## run A
Design pe_tile_new_unq1, start of the top module:
module pe_tile_new_unq1 (
clk,
config_addr,
config_data,
out_BUS16_S0_T0,
in_BUS16_S0_T0,
out_BUS16_S0_T1,
in_BUS16_S0_T1,
out_BUS16_S0_T2,
in_BUS16_S0_T2,
out_BUS16_S0_T3,
in_BUS16_S0_T3,
out_BUS16_S0_T4,
in_BUS16_S0_T4,
out_BUS16_S1_T0,
in_BUS16_S1_T0,
out_BUS16_S1_T1,
in_BUS16_S1_T1,
out_BUS16_S1_T2,
in_BUS16_S1_T2,
out_BUS16_S1_T3,
in_BUS16_S1_T3,
out_BUS16_S1_T4,
in_BUS16_S1_T4,
out_BUS16_S2_T0,
in_BUS16_S2_T0,
out_BUS16_S2_T1,
in_BUS16_S2_T1,
out_BUS16_S2_T2,
in_BUS16_S2_T2,
out_BUS16_S2_T3,
in_BUS16_S2_T3,
out_BUS16_S2_T4,
in_BUS16_S2_T4,
out_BUS16_S3_T0,
in_BUS16_S3_T0,
out_BUS16_S3_T1,
in_BUS16_S3_T1,
out_BUS16_S3_T2,
in_BUS16_S3_T2,
out_BUS16_S3_T3,
in_BUS16_S3_T3,
out_BUS16_S3_T4,
in_BUS16_S3_T4,
out_BUS1_S0_T0,
in_BUS1_S0_T0,
out_BUS1_S0_T1,
in_BUS1_S0_T1,
out_BUS1_S0_T2,
in_BUS1_S0_T2,
out_BUS1_S0_T3,
in_BUS1_S0_T3,
out_BUS1_S0_T4,
in_BUS1_S0_T4,
out_BUS1_S1_T0,
in_BUS1_S1_T0,
out_BUS1_S1_T1,
in_BUS1_S1_T1,
out_BUS1_S1_T2,
in_BUS1_S1_T2,
out_BUS1_S1_T3,
in_BUS1_S1_T3,
out_BUS1_S1_T4,
in_BUS1_S1_T4,
  ...
make LEC_CHECK=0 CAP_MARGIN=20 CORE_MARGIN=2 CORE_UTILIZATION=55 CTS_CLUSTER_DIAMETER=42 SETUP_SLACK_MARGIN=2.77 SLEW_MARGIN=20 TNS_END_PERCENT=5 finish   # period 10.6 ns
run.sh (not shown) runs the stock make flow with config.mk's settings and CLKGATE_MAP_FILE=.
The flow ended early for run A: it failed with a tool error in 5_1_grt.
For run B, these inputs were changed with respect to run A:
Settings: TNS_END_PERCENT: 5 -> unset; CORE_UTILIZATION: 55 -> 51; CTS_CLUSTER_SIZE: unset -> 37; SETUP_SLACK_MARGIN: 2.77 -> -1.01; CTS_CLUSTER_DIAMETER: 42 -> unset.
## What came out
Run A and run B ended up with nearly the same instance area at placement.
Looking at run A and run B, the total cell area reported by yosys after synthesis is a wash.
Layout checks on run B: not met. Flow itself completed; violations: setup timing.
Die height on run B is up relative to run A.
Against run A, run B comes in about 4% higher on chip width.
For run C, these inputs were changed with respect to run B:
Settings: SETUP_SLACK_MARGIN now 2.8, was -1.01; HOLD_SLACK_MARGIN now 0.08, previously not set; CORE_UTILIZATION now 45, was 51; CTS_CLUSTER_SIZE now 43, was 37; CELL_PAD_IN_SITES_GLOBAL_PLACEMENT now 1, previously not set; MAX_ROUTING_LAYER now met5, previously not set; GPL_ROUTABILITY_DRIVEN now 1, previously not set; PLACE_DENSITY_LB_ADDON now 0.25, previously not set; ABC_AREA now 0, previously not set; MIN_ROUTING_LAYER now met1, previously not set.
[summary]
- Although run C finished all stages, its layout failed final checks on setup timing.
- [compare] base=run B new=run C: buffer count excluding the clock tree in the final layout now sits higher, met1 demand-to-capacity share in global routing now sits lower.
- Row total routing usage reported by global routing: run C lower / run B higher
Modified inputs, run D compared to run C
Settings: SETUP_SLACK_MARGIN changed from 2.8 to 2.54; CORE_UTILIZATION changed from 45 to 57; GPL_ROUTABILITY_DRIVEN removed (was 1); CELL_PAD_IN_SITES_GLOBAL_PLACEMENT removed (was 1); MAX_ROUTING_LAYER removed (was met5); MIN_ROUTING_LAYER removed (was met1); CTS_CLUSTER_SIZE changed from 43 to 98; CTS_CLUSTER_DIAMETER newly set to 145; ABC_AREA removed (was 0); HOLD_SLACK_MARGIN removed (was 0.08); TNS_END_PERCENT newly set to 15; PLACE_DENSITY_LB_ADDON removed (was 0.25).
Results
Against run C as the reference, run D delivers a higher last weighted congestion value of the routability-driven placer.
Compare run D and run C | total placed cells including tap cells lower: run D
Die area (higher): run C
No crash in run C: every stage finished, but the layout fails its final checks due to setup timing.
Stage in which a tool error killed run D: 5_1_grt.
Compared to run C, run D has die height about 11% lower.
Number of I/O port buffers across run D and run C: no real change.
From run C to run D, total cell area reported by yosys after synthesis did not move at all.
What run E does differently from run D at the input level:
Settings: CTS_CLUSTER_DIAMETER no longer set, was 145; TNS_END_PERCENT no longer set, was 15; CORE_UTILIZATION now 45, was 57; SETUP_SLACK_MARGIN no longer set, was 2.54; CTS_CLUSTER_SIZE no longer set, was 98.
==> comparison <==
Layout checks on run E: not met. Flow itself completed; violations: setup timing. Diff run D -> run E | number of buffers inserted to repair setup after CTS | down by more than 10%. Run E against run D: die width rose by 12%, vertical die dimension went up, die area climbed 26%.
## Diff of input files: run F against run E
Settings: CORE_UTILIZATION: 45 -> 46; SETUP_SLACK_MARGIN: unset -> 2.8.
## What came out
Run F ended up with a lower slew at the pin closest to its max-slew limit than run E did. Run F against run E; post-CTS setup repair buffer count is down by more than a quarter. The non-clock buffer count of run F and that of run E are within noise of each other. Compared run F against run E; final layout net count within noise. Run F ended up with a lower critical path depth than run E did. Period utilization, run F and run E: smaller value in run F. Number of buffers inserted during clock tree synthesis, run F and run E, lower one = run E. Maximum net fanout on the critical path in run F is 2 lower than in run E. [run F] multi-input combinational area share fell 0.52 points relative to run E. Nothing crashed in run E and all stages finished; the problem is that the final layout failed, the offending checks being setup timing. To summarise run F: no stage aborted, but the layout did not pass its checks, failing on setup timing. Summary — final critical delay including setup and external delays, run F relative to run E: lower, by 0.020 ns. Run E -> run F: number of diodes increased by more than 10%.

* * *

Starting RTL as in the previous note.
clock: 11.1 ns
lec_check: 0
abc_area: 1
cap_margin: 20
core_margin: 2
core_utilization: 69
cts_cluster_size: 97
place_density: 0.37
slew_margin: 20
The first run stopped in global routing (GRT-0116).
Then changed:
ABC_AREA = not set   (was 1)
CORE_UTILIZATION = 31   (was 69)
CTS_CLUSTER_SIZE = not set   (was 97)
PLACE_DENSITY = not set   (was 0.37)
clock period = 19.0 ns   (was 11.1 ns; I/O delays follow)
Outcome: Now the flow passed the timing, DRC and antenna checks; synthesized area goes up by 3.0%; die size goes up by 130%; synthesized cell count goes down by 17%.
Then changed:
CORE_UTILIZATION = 57   (was 31)
clock period = 10.6 ns   (was 19.0 ns; I/O delays follow)
Outcome: With this change the flow failed in global routing (GRT-0232). Area after synthesis is unchanged. Die size falls by 45%. Synthesized cell count stays the same.
Then changed:
CORE_UTILIZATION = 40   (was 57)
clock period = 20.0 ns   (was 10.6 ns; I/O delays follow)
Result:
- Now the flow completed with no timing, DRC or antenna violations
- synthesized area is unchanged
- synthesized cell count is unchanged
- die area went up by 42%

* * *

== job 7495 ==
Starting RTL as in the previous note.
clock: 16.6 ns
lec_check: 0
cap_margin: 20
cell_pad_in_sites_global_placement: 1
core_aspect_ratio: 1.82
core_margin: 2
core_utilization: 40
cts_cluster_diameter: 240
gpl_routability_driven: 0
place_density_lb_addon: 0.03
slew_margin: 20
In job 7495 the implementation completed, yet the final layout does not meet the checks, the culprit being setup timing.
Input changes introduced in job 2022 (baseline for comparison: job 7495):
Settings: a deleted PLACE_DENSITY_LB_ADDON that had been 0.03; a deleted GPL_ROUTABILITY_DRIVEN that had been 0; a deleted CTS_CLUSTER_DIAMETER that had been 240; a deleted CELL_PAD_IN_SITES_GLOBAL_PLACEMENT that had been 1; a deleted CORE_ASPECT_RATIO that had been 1.82; a change of CORE_UTILIZATION from 40 to 58; a change of the clock period (ns, I/O delays scaled along) from 16.6 to 10.6.
- Job 2022 did not finish: a tool error stopped it during global routing (5_1_grt).
- Synthesized-area fraction occupied by adder cells: job 7495 vs job 2022 identical
- For die size, dividing the value from job 2022 by the value from job 7495 gives 0.69.
- Comparing job 7495 against job 2022, there is no change at all in deepest level of the CTS H-tree.
Inputs modified between job 2022 and job 3112:
Settings: CORE_UTILIZATION changed from 58 to 45; SETUP_SLACK_MARGIN newly set to 2.77.
- From the logs: job 3112 reached the end of the flow and failed the layout checks with setup timing.
- Of job 3112 and job 2022, job 2022 shows the lower TritonCTS buffer count, with job 3112 above it.
- As far as yosys-reported design area after synthesis goes, job 2022 and job 3112 are indistinguishable; the numbers are identical.
- Looking at area enclosed by the die boundary across job 3112 and job 2022, the one that comes out lower is job 2022.
- Of job 3112 and job 2022, job 3112 shows the higher area of the core, with job 2022 below it.
- Compared with job 2022, job 3112 shows a number of core rows that is 15 higher.
- Delta (job 3112 minus job 2022): synthesized cell count barely changed; cell total after placement went up by 435; routability congestion estimate now smaller.
Input-level comparison between job 1341 and job 3112:
Settings: an added CTS_CLUSTER_DIAMETER of 366; a change of CORE_UTILIZATION from 45 to 57; a deleted SETUP_SLACK_MARGIN that had been 2.77; an added CTS_CLUSTER_SIZE of 99.
Job 1341 | ERROR | global routing (5_1_grt)
Job 1341 has row count below what job 3112 had.
From job 3112 to job 1341, clock tree buffer depth did not move at all.
Job 3112 → job 1341: count of cell types in the netlist saw little to no change, placed instance count saw a decrease, width of the chip saw a decrease, total core area saw a decrease.

* * *

job 3136:
Starting RTL as in the previous note.
export LEC_CHECK = 0
export ABC_AREA = 0
export CAP_MARGIN = 20
export CELL_PAD_IN_SITES_GLOBAL_PLACEMENT = 0
export CORE_MARGIN = 2
export CORE_UTILIZATION = 71
export CTS_CLUSTER_DIAMETER = 227
export CTS_CLUSTER_SIZE = 43
export GPL_ROUTABILITY_DRIVEN = 1
export HOLD_SLACK_MARGIN = 0.08
export MAX_ROUTING_LAYER = met5
export MIN_ROUTING_LAYER = met1
export SETUP_SLACK_MARGIN = 2.26
export SLEW_MARGIN = 20
export TNS_END_PERCENT = 95
create_clock -name core_clock -period 16.5 [get_ports {clk}]
For job 3136, the flow was terminated by a tool error in 5_1_grt and produced no final design.
--- input diff job 3136..job 9658 ---
- a change of CELL_PAD_IN_SITES_GLOBAL_PLACEMENT from 0 to 1
- a change of CORE_UTILIZATION from 71 to 57
- a deleted TNS_END_PERCENT that had been 95
- a deleted SETUP_SLACK_MARGIN that had been 2.26
- a deleted CTS_CLUSTER_DIAMETER that had been 227
- a change of the clock period (ns, I/O delays scaled along) from 16.5 to 15.8
Notes after the runs:
Job 9658 finished all stages; however, its layout fails the closing checks, the failures being negative setup slack. Reported for job 9658 and job 3136, mean instance size in the synthesized netlist turned out identical to the last digit. Job 3136 → job 9658: initial core utilization went down; die area went up. Number of gates resized after CTS delta for job 9658 relative to job 3136: 1608 lower.
[inputs] job 1299 vs job 9658
- PLACE_DENSITY now 0.35, previously not set
- SETUP_SLACK_MARGIN now -1.34, previously not set
- CELL_PAD_IN_SITES_GLOBAL_PLACEMENT now 0, was 1
- TNS_END_PERCENT now 95, previously not set
- CORE_UTILIZATION now 72, was 57
- the clock period (ns, I/O delays scaled along) now 15.6, was 15.8
Findings:
Job 1299 did not run to completion, as it errored out during 5_1_grt. Compared with job 9658, area of the die in job 1299 decreased by more than 10%. Comparing job 1299 and job 9658, final weighted congestion in routability-driven placement is lower on job 9658. Comparing the two runs side by side, job 1299 comes out ahead of job 9658 on HPWL reported at the end of detailed placement. Setup slack at placement: job 1299 vs job 9658 down 130 ps. Job 1299: post-placement cell count is 281 lower than what job 9658 reported.

* * *

Setup of P:
Starting RTL as in the previous note.
clock: 14.6 ns
lec_check: 0
cap_margin: 20
core_margin: 2
core_utilization: 58
cts_cluster_size: 58
setup_slack_margin: 3.75
slew_margin: 20
global routing (5_1_grt): P exited with error
The following lists how Q was set up differently from P:
# P
export LEC_CHECK = 0
export CAP_MARGIN = 20
export CORE_MARGIN = 2
export CORE_UTILIZATION = 58
export CTS_CLUSTER_SIZE = 58
export SETUP_SLACK_MARGIN = 3.75
export SLEW_MARGIN = 20
create_clock -name core_clock -period 14.6 [get_ports {clk}]
# Q
export LEC_CHECK = 0
export CAP_MARGIN = 20
export CORE_MARGIN = 2
export CORE_UTILIZATION = 40
export SLEW_MARGIN = 20
create_clock -name core_clock -period 10.6 [get_ports {clk}]
--- outcome ---
Q: complete, dirty (setup timing). NOTE: worst-case setup slack after placement in Q falls short of that of P. Q vs P, number of gates resized after cts went down by 120. From P to Q the numbers moved as follows: die boundary width rose 20%; total die size higher; starting density of the core saw a decrease.
### Q -> R
# Q
export LEC_CHECK = 0
export CAP_MARGIN = 20
export CORE_MARGIN = 2
export CORE_UTILIZATION = 40
export SLEW_MARGIN = 20
create_clock -name core_clock -period 10.6 [get_ports {clk}]
# R
export LEC_CHECK = 0
export CAP_MARGIN = 20
export CORE_MARGIN = 2
export CORE_UTILIZATION = 40
export SLEW_MARGIN = 20
create_clock -name core_clock -period 19.0 [get_ports {clk}]
--- outcome ---
R completed end to end with timing, DRC and antenna clean.
Between Q and R, the area added between synthesis and finish is higher for Q.
Changes observed in R relative to Q: part of the power in combinational logic decreased 12 points, total power decreased 5.6 mW, non-clock buffer total of the final layout decreased about 50%, utilization decreased 9.7 points.
The HPWL reported at the end of detailed placement of R is lower than that of Q.
Sequential share of layout area, Q and R: smaller value in Q
NOTE total detailed-routing wirelength Q->R decreased by more than 10%
#### Input delta (S over R)
# R
export LEC_CHECK = 0
export CAP_MARGIN = 20
export CORE_MARGIN = 2
export CORE_UTILIZATION = 40
export SLEW_MARGIN = 20
create_clock -name core_clock -period 19.0 [get_ports {clk}]
# S
export LEC_CHECK = 0
export ABC_AREA = 0
export CAP_MARGIN = 20
export CELL_PAD_IN_SITES_GLOBAL_PLACEMENT = 1
export CORE_MARGIN = 2
export CORE_UTILIZATION = 64
export CTS_CLUSTER_SIZE = 43
export GPL_ROUTABILITY_DRIVEN = 1
export HOLD_SLACK_MARGIN = 0.08
export MAX_ROUTING_LAYER = met5
export MIN_ROUTING_LAYER = met1
export SETUP_SLACK_MARGIN = 4.3
export SLEW_MARGIN = 20
export TNS_END_PERCENT = 90
create_clock -name core_clock -period 19.0 [get_ports {clk}]
S: it failed with a tool error in global placement (3_3_place_gp), so there are no final results. S ends up with lower horizontal die dimension than R does. The fraction of registers with async set/reset on S is in line with that on R. Cell row count went down by more than 10% going from R to S. Total die size shrinks by more than a quarter when moving from R to S. Diff R..S | flop and latch count out of synthesis | unchanged.

* * *

pe_tile_new_unq1 again, from the RTL that the note above started with.
==> flow/config.mk <==
export PLATFORM = sky130hd
export DESIGN_NAME = pe_tile_new_unq1
export DESIGN_NICKNAME = pe_tile_new_unq1
export VERILOG_FILES = /design/flow/design.v
export SDC_FILE = /design/flow/constraint.sdc
export NUM_CORES = 4
export LEC_CHECK = 0
export CAP_MARGIN = 20
export CORE_MARGIN = 2
export CORE_UTILIZATION = 68
export CTS_CLUSTER_SIZE = 58
export SETUP_SLACK_MARGIN = -1.01
export SLEW_MARGIN = 20
==> flow/constraint.sdc <==
create_clock -name core_clock -period 10.0 [get_ports {clk}]
set_input_delay 2.0000 -clock core_clock [delete_from_list [all_inputs] [get_ports {clk}]]
set_output_delay 2.0000 -clock core_clock [all_outputs]
set_load 0.01 [all_outputs]
The starting point never finished: it broke off in 5_1_grt with GRT-0116.
Then changed:
--- a/flow/config.mk
+++ b/flow/config.mk
@@ -10,3 +10,2 @@
-export CORE_UTILIZATION = 68
-export CTS_CLUSTER_SIZE = 58
-export SETUP_SLACK_MARGIN = -1.01
+export CORE_UTILIZATION = 40
+export SETUP_SLACK_MARGIN = 0.03
==> flow/constraint.sdc (replaced) <==
create_clock -name core_clock -period 19.0 [get_ports {clk}]
set_input_delay 3.8000 -clock core_clock [delete_from_list [all_inputs] [get_ports {clk}]]
set_output_delay 3.8000 -clock core_clock [all_outputs]
set_load 0.01 [all_outputs]
Effect: The new run finished clean; synthesized cell count does not change; synthesized area does not change; die size went up by 69%.
Power figures rest on the tool's default switching activity, not on a simulated workload.
